Setup of alpha:
==> flow/design.v (excerpt) <==
module ram_tester
#(
     parameter AXI_ID           = 0
)
(
     input          clk_i
    ,input          rst_i
    ,input          cfg_awvalid_i
    ,input  [31:0]  cfg_awaddr_i
    ,input          cfg_wvalid_i
    ,input  [31:0]  cfg_wdata_i
    ,input  [3:0]   cfg_wstrb_i
    ,input          cfg_bready_i
    ,input          cfg_arvalid_i
    ,input  [31:0]  cfg_araddr_i
    ,input          cfg_rready_i
    ,input          outport_awready_i
    ,input          outport_wready_i
    ,input          outport_bvalid_i
    ,input  [1:0]   outport_bresp_i
    ,input  [3:0]   outport_bid_i
    ,input          outport_arready_i
    ,input          outport_rvalid_i
    ,input  [31:0]  outport_rdata_i
    ,input  [1:0]   outport_rresp_i
    ,input  [3:0]   outport_rid_i
    ,input          outport_rlast_i
    ,output         cfg_awready_o
    ,output         cfg_wready_o
    ,output         cfg_bvalid_o
    ,output [1:0]   cfg_bresp_o
    ,output         cfg_arready_o
    ,output         cfg_rvalid_o
    ,output [31:0]  cfg_rdata_o
    ,output [1:0]   cfg_rresp_o
    ,output         outport_awvalid_o
    ,output [31:0]  outport_awaddr_o
    ,output [3:0]   outport_awid_o
    ,output [7:0]   outport_awlen_o
    ,output [1:0]   outport_awburst_o
    ,output         outport_wvalid_o
    ,output [31:0]  outport_wdata_o
    ,output [3:0]   outport_wstrb_o
    ,output         outport_wlast_o
    ,output         outport_bready_o
    ,output         outport_arvalid_o
    ,output [31:0]  outport_araddr_o
    ,output [3:0]   outport_arid_o
    ,output [7:0]   outport_arlen_o
    ,output [1:0]   outport_arburst_o
    ,output         outport_rready_o
);
Settings: LEC_CHECK=0, ABC_AREA=1, CAP_MARGIN=5, CORE_MARGIN=2, CORE_UTILIZATION=72, CTS_CLUSTER_SIZE=41, PLACE_DENSITY=0.65, SETUP_SLACK_MARGIN=-0.38, SLEW_MARGIN=20; clock period 5.27 ns.
run.sh (not shown) runs the stock make flow with config.mk's settings and CLKGATE_MAP_FILE=.
alpha finished all stages; however, its layout fails the closing checks, the failures being setup timing.
> inputs changed (alpha -> beta)
Settings: ABC_AREA removed (was 1); PLACE_DENSITY removed (was 0.65); SETUP_SLACK_MARGIN changed from -0.38 to 2.12; CORE_UTILIZATION changed from 72 to 40; CTS_CLUSTER_SIZE removed (was 41); CAP_MARGIN changed from 5 to 35; GPL_TIMING_DRIVEN newly set to 0; the clock period (ns, I/O delays scaled along) changed from 5.27 to 10.0.
[summary]
beta ran to completion and came out clean on the timing, design-rule and antenna checks. Status: CTS clock-pin slew for the worst setup and hold paths parity (alpha, beta). Global routing usage summed across all routing layers for beta: 19 points down relative to alpha. Looking at launching instance or port of the critical path, the u_request.rd_ptr_q[2]$_DFFE_PP0P_ result is from beta; the ram_test_end_addr_q[3]$_DFFE_PP0P_ one comes from alpha. In the flow results for alpha and beta, the power is larger on alpha. Compared with alpha, beta shows a setup slack that is 2.77 ns higher. Looking at design area across both flows, beta is the stronger of the two, with alpha trailing.
Here is what was changed in the inputs of gamma compared with beta.
Settings: CORE_UTILIZATION changed from 40 to 57; SETUP_SLACK_MARGIN removed (was 2.12); GPL_TIMING_DRIVEN removed (was 0); CAP_MARGIN changed from 35 to 20; the clock period (ns, I/O delays scaled along) changed from 10.0 to 5.32.
Findings:
[gamma] flow finished | final checks: failed | reasons: setup timing. beta ended with every stage complete and zero timing, DRC or antenna violations. The run with more routed wire is beta, not gamma. Delta (gamma minus beta): combinational power climbed about 120%, met1 track demand over resource climbed 11 points, routed metal-1 wire length dropped 6.0 mm, last weighted congestion value of the routability-driven placer dropped about 1.3%. The startpoint of the most critical setup path comes out ram_test_end_addr_q[5]$_DFFE_PP0P_ in one run and u_request.rd_ptr_q[2]$_DFFE_PP0P_ in the other, namely in gamma and beta respectively.
Inputs modified between gamma and delta:
Settings: ABC_AREA now 1, previously not set; CORE_UTILIZATION now 68, was 57; TNS_END_PERCENT now 15, previously not set; the clock period (ns, I/O delays scaled along) now 8.32, was 5.32.
## What came out
When delta is set beside gamma, its post-synth design cell area turns out to be 1700 um^2 larger.
Cell leakage power: delta > gamma
Taking gamma as the reference, in delta worst reg-to-reg path cell count now sits higher, detail-routed via count per cell moved up, synthesized-area fraction occupied by adder cells ~0 delta.
Across gamma and delta, a clean result was obtained everywhere but in gamma.
Finished, but not clean: gamma, with setup timing.

## 02-13
ram_tester again, from the RTL that the note above started with.
make LEC_CHECK=0 ABC_AREA=1 CAP_MARGIN=20 CORE_ASPECT_RATIO=1.34 CORE_MARGIN=2 CORE_UTILIZATION=72 CTS_CLUSTER_SIZE=88 PLACE_DENSITY=0.39 SETUP_SLACK_MARGIN=0.5 SLEW_MARGIN=20 TNS_END_PERCENT=15 finish   # period 8.32 ns
In summary, 02-13 completed successfully, with a layout that passed the timing, design-rule and antenna checks.
Inputs modified between 02-13 and 09-27:
Settings: removing TNS_END_PERCENT (formerly 15); changing SETUP_SLACK_MARGIN from 0.5 to 0.8; removing CORE_ASPECT_RATIO (formerly 1.34); removing ABC_AREA (formerly 1); removing CTS_CLUSTER_SIZE (formerly 88); changing CORE_UTILIZATION from 72 to 40; removing PLACE_DENSITY (formerly 0.39); changing the clock period (ns, I/O delays scaled along) from 8.32 to 8.96.
02-13 was routed with more vias than 09-27. Proportion of cell area occupied by registers delta for 09-27 relative to 02-13: 0.74 points higher. Final cell area: 09-27 below 02-13. Per the comparison of 09-27 with 02-13, core utilization before placement saw a decrease; average cell area after synthesis saw an increase. What 09-27 reported for length in cells of the worst reg-to-reg path has to be multiplied by 1.3 to get the figure for 02-13. Of 09-27 and 02-13, it is 09-27 that has the lower largest vdd supply drop.

== v11 ==
ram_tester again, from the RTL that the note above started with.
==> flow/config.mk <==
export PLATFORM = sky130hd
export DESIGN_NAME = ram_tester
export DESIGN_NICKNAME = ram_tester
export VERILOG_FILES = /design/flow/design.v
export SDC_FILE = /design/flow/constraint.sdc
export NUM_CORES = 4
export LEC_CHECK = 0
export CAP_MARGIN = 25
export CORE_MARGIN = 2
export CORE_UTILIZATION = 20
export GPL_ROUTABILITY_DRIVEN = 0
export MIN_ROUTING_LAYER = met2
export PLACE_DENSITY_LB_ADDON = 0.03
export SLEW_MARGIN = 20
export TNS_END_PERCENT = 15
==> flow/constraint.sdc <==
create_clock -name core_clock -period 15.2 [get_ports {clk_i}]
set_input_delay 3.0400 -clock core_clock [delete_from_list [all_inputs] [get_ports {clk_i}]]
set_output_delay 3.0400 -clock core_clock [all_outputs]
set_load 0.01 [all_outputs]
Having completed the whole flow, v11 delivered a layout that passed the timing, design-rule and antenna checks.
Input-level comparison between v37 and v11:
Settings: an added CELL_PAD_IN_SITES_DETAIL_PLACEMENT of 1; a deleted PLACE_DENSITY_LB_ADDON that had been 0.03; a deleted TNS_END_PERCENT that had been 15; a change of CAP_MARGIN from 25 to 20; an added CORE_ASPECT_RATIO of 0.65; a deleted MIN_ROUTING_LAYER that had been met2; an added CTS_CLUSTER_SIZE of 83; a change of CORE_UTILIZATION from 20 to 69; a deleted GPL_ROUTABILITY_DRIVEN that had been 0; an added MAX_ROUTING_LAYER of met4; a change of the clock period (ns, I/O delays scaled along) from 15.2 to 10.0.
Results
In summary, v11 completed successfully, with a layout that passed the timing, design-rule and antenna checks.
v37 is listed as incomplete: the tool reported an error in 4_1_cts and the run ended there.
The run showing the greater core utilization before placement is v37.
From v11 to v37, area reported by Yosys stat did not move at all.
From v11 to v37, share of synthesized cell area in full adder, half adder and majority cells did not move at all.
v37 against v11: synthesized area flat; area of the core down about 70%.
Going from v11 to v37, total die size decreased by about 70% relative to the old numbers, standard cell area after detailed placement lost 0.0031 sq mm, setup slack at placement went down 4.94 ns.

Starting RTL as in the previous note.
Settings: LEC_CHECK=0, CAP_MARGIN=20, CELL_PAD_IN_SITES_DETAIL_PLACEMENT=1, CELL_PAD_IN_SITES_GLOBAL_PLACEMENT=1, CORE_ASPECT_RATIO=1.3, CORE_MARGIN=6, CORE_UTILIZATION=37, CTS_CLUSTER_DIAMETER=73, GPL_ROUTABILITY_DRIVEN=0, GPL_TIMING_DRIVEN=1, MAX_ROUTING_LAYER=met5, MIN_ROUTING_LAYER=met1, PLACE_DENSITY=0.42, SLEW_MARGIN=40, TNS_END_PERCENT=20; clock period 6.5 ns.
Change:
Settings changed: CELL_PAD_IN_SITES_DETAIL_PLACEMENT 1 to not set, CELL_PAD_IN_SITES_GLOBAL_PLACEMENT 1 to not set, CORE_ASPECT_RATIO 1.3 to not set, CORE_MARGIN 6 to 2, CORE_UTILIZATION 37 to 40, CTS_CLUSTER_DIAMETER 73 to not set, GPL_ROUTABILITY_DRIVEN 0 to not set, GPL_TIMING_DRIVEN 1 to not set, MAX_ROUTING_LAYER met5 to not set, MIN_ROUTING_LAYER met1 to not set, PLACE_DENSITY 0.42 to not set, SLEW_MARGIN 40 to 20, TNS_END_PERCENT 20 to not set.
Clock period 6.5 ns to 6.26 ns, I/O delays scaled along.
After rerunning: The changed run completed and failed the layout checks on setup timing. Final cell count fell by a few percent. Routed wire length came out lower by about a fifth. Setup slack degrades by 230 ps. Sequential share of layout area rises by 0.15 points. Count of clock-buffer cells in the layout rises by 5. Total power climbs by a few percent. Final area fell slightly. Non-clock buffer count is lower by 17.
Change:
Settings changed: ABC_AREA set to 1, CORE_ASPECT_RATIO set to 1.33, CORE_UTILIZATION 40 to 72, CTS_CLUSTER_DIAMETER set to 385, CTS_CLUSTER_SIZE set to 100.
Clock period 6.26 ns to 3.59 ns, I/O delays scaled along.
=>
- The changed run stopped in global routing (GRT-0232)
- die size drops by 42%
- synthesized area climbs by 3.6%
- synthesized cell count is higher by 26%
Change:
Settings changed: ABC_AREA 1 to not set, CORE_ASPECT_RATIO 1.33 to not set, CTS_CLUSTER_DIAMETER 385 to not set, CTS_CLUSTER_SIZE 100 to not set, PLACE_DENSITY set to 0.65, SETUP_SLACK_MARGIN set to 0.83.
Clock period 3.59 ns to 5.85 ns, I/O delays scaled along.
What happened: The changed run finished but fails on setup timing; die size fell by 3.5%; area after synthesis fell by 3.5%; synthesized cell count fell by 20%.
Change:
Settings changed: CORE_UTILIZATION 72 to 40, PLACE_DENSITY 0.65 to not set, SETUP_SLACK_MARGIN 0.83 to not set.
Clock period 5.85 ns to 8.96 ns, I/O delays scaled along.
Result: Now the flow completed with no timing, DRC or antenna violations; design area came out lower by 3.8%; register-to-register slack is better by 1300 ps; hold slack is worse by 21 ps; routed wire length came out lower by 6.6%; sequential share of layout area came out higher by 2.0 points; synthesized area stays the same; core utilization came out lower by 41 points; final cell count came out higher by 7.7%.

== the reference run ==
Starting RTL as in the previous note.
Settings: LEC_CHECK=0, CAP_MARGIN=5, CELL_PAD_IN_SITES_DETAIL_PLACEMENT=1, CELL_PAD_IN_SITES_GLOBAL_PLACEMENT=1, CORE_ASPECT_RATIO=1.3, CORE_MARGIN=6, CORE_UTILIZATION=37, CTS_CLUSTER_DIAMETER=73, GPL_ROUTABILITY_DRIVEN=1, GPL_TIMING_DRIVEN=1, MAX_ROUTING_LAYER=met5, MIN_ROUTING_LAYER=met1, PLACE_DENSITY=0.42, SLEW_MARGIN=40, TNS_END_PERCENT=20; clock period 6.5 ns.
### the reference run -> the trial run
Settings: CAP_MARGIN: 5 -> 20; CTS_CLUSTER_SIZE: unset -> 31; CELL_PAD_IN_SITES_DETAIL_PLACEMENT: 1 -> unset; TNS_END_PERCENT: 20 -> unset; CORE_MARGIN: 6 -> 2; CELL_PAD_IN_SITES_GLOBAL_PLACEMENT: 1 -> unset; CORE_ASPECT_RATIO: 1.3 -> unset; PLACE_DENSITY: 0.42 -> unset; SLEW_MARGIN: 40 -> 20; CTS_CLUSTER_DIAMETER: 73 -> 38; MIN_ROUTING_LAYER: met1 -> unset; GPL_ROUTABILITY_DRIVEN: 1 -> unset; CORE_UTILIZATION: 37 -> 71; GPL_TIMING_DRIVEN: 1 -> unset; MAX_ROUTING_LAYER: met5 -> unset; the clock period (ns, I/O delays scaled along): 6.5 -> 8.86.
## What came out
[the trial run vs the reference run] power in the clock group: lower in the trial run
Summary of the trial run over the reference run: cell area after layout shows a reduction of about 5%; static leakage now sits lower; fraction of power consumed by the clock network picked up an extra 5.1 points.
Comparing sequential share of cell area for the reference run and the trial run, the bigger number came from the trial run.
Summary of the comparison: data required time at the worst endpoint is higher in the trial run, relative to the reference run.
Floorplan check, the trial run vs the reference run: die outline smaller in the trial run
The trial run completed every stage of the flow, and the final layout passed the timing, design-rule and antenna checks.
The reference run ended with every stage complete and zero timing, DRC or antenna violations.
Comparing the reference run and the trial run, the higher detailed placement HPWL is on the reference run.
Summary: with the reference run as the reference, last weighted congestion value of the routability-driven placer in the trial run moved up by more than 10%.

Starting RTL as in the previous note.
==> flow/config.mk <==
export PLATFORM = sky130hd
export DESIGN_NAME = ram_tester
export DESIGN_NICKNAME = ram_tester
export VERILOG_FILES = /design/flow/design.v
export SDC_FILE = /design/flow/constraint.sdc
export NUM_CORES = 4
export LEC_CHECK = 0
export CAP_MARGIN = 20
export CORE_MARGIN = 2
export CORE_UTILIZATION = 40
export CTS_CLUSTER_DIAMETER = 228
export GPL_TIMING_DRIVEN = 0
export MAX_ROUTING_LAYER = met4
export SETUP_SLACK_MARGIN = 2.12
export SLEW_MARGIN = 20
==> flow/constraint.sdc <==
create_clock -name core_clock -period 10.0 [get_ports {clk_i}]
set_input_delay 2.0000 -clock core_clock [delete_from_list [all_inputs] [get_ports {clk_i}]]
set_output_delay 2.0000 -clock core_clock [all_outputs]
set_load 0.01 [all_outputs]
Change:
- ABC_AREA: not set -> 1
- CORE_ASPECT_RATIO: not set -> 1.33
- CORE_UTILIZATION: 40 -> 72
- CTS_CLUSTER_DIAMETER: 228 -> 385
- CTS_CLUSTER_SIZE: not set -> 100
- GPL_TIMING_DRIVEN: 0 -> not set
- MAX_ROUTING_LAYER: met4 -> not set
- PLACE_DENSITY: not set -> 0.36
- SETUP_SLACK_MARGIN: 2.12 -> not set
- clock period: 10.0 -> 3.59 ns (I/O delays scaled with it)
After rerunning: The new run stopped in global routing on GRT-0232; area after synthesis climbs by 3.6%; die area drops by 42%; synthesized cell count climbs by 26%.
Change:
- CAP_MARGIN: 20 -> 5
- CORE_ASPECT_RATIO: 1.33 -> 0.92
- CTS_CLUSTER_DIAMETER: 385 -> not set
- CTS_CLUSTER_SIZE: 100 -> 41
- HOLD_SLACK_MARGIN: not set -> 0.29
- PLACE_DENSITY: 0.36 -> 0.65
- SETUP_SLACK_MARGIN: not set -> -0.38
- clock period: 3.59 -> 4.98 ns (I/O delays scaled with it)
Result:
- The new run finished but failed the layout checks on negative setup slack
- synthesized cell count does not change
- area after synthesis is unchanged
- die area stays flat

== v6 ==
Starting RTL as in the previous note.
make LEC_CHECK=0 ABC_AREA=1 CAP_MARGIN=20 CELL_PAD_IN_SITES_GLOBAL_PLACEMENT=0 CORE_MARGIN=2 CORE_UTILIZATION=72 CTS_CLUSTER_DIAMETER=349 CTS_CLUSTER_SIZE=39 MIN_ROUTING_LAYER=met1 PLACE_DENSITY=0.64 SETUP_SLACK_MARGIN=1.33 SLEW_MARGIN=10 finish   # period 5.01 ns
v6 did not make it past 5_1_grt, where a tool error ended it.
What v7 does differently from v6 at the input level:
- PLACE_DENSITY removed (was 0.64)
- CTS_CLUSTER_DIAMETER changed from 349 to 73
- TNS_END_PERCENT newly set to 75
- CORE_UTILIZATION changed from 72 to 70
- CTS_CLUSTER_SIZE removed (was 39)
- ABC_AREA removed (was 1)
- SETUP_SLACK_MARGIN removed (was 1.33)
- the clock period (ns, I/O delays scaled along) changed from 5.01 to 5.74
==> results <==
Floorplan utilization, v7 and v6, lower one = v7.
In v7 the implementation ran to completion but is not tape-out ready, as the final checks report negative setup slack.
Going from v6 to v7, cell area after synthesis now smaller, post-synthesis chip area from yosys decreased about 3.5%, synthesized cell count down 1,046, horizontal die size shrank by 0.37%.
Per the comparison of v7 with v6, vertical die size now smaller, full die area now smaller, count of cells resized by post-cts repair now smaller.
Power and IR drop assume default switching activity.
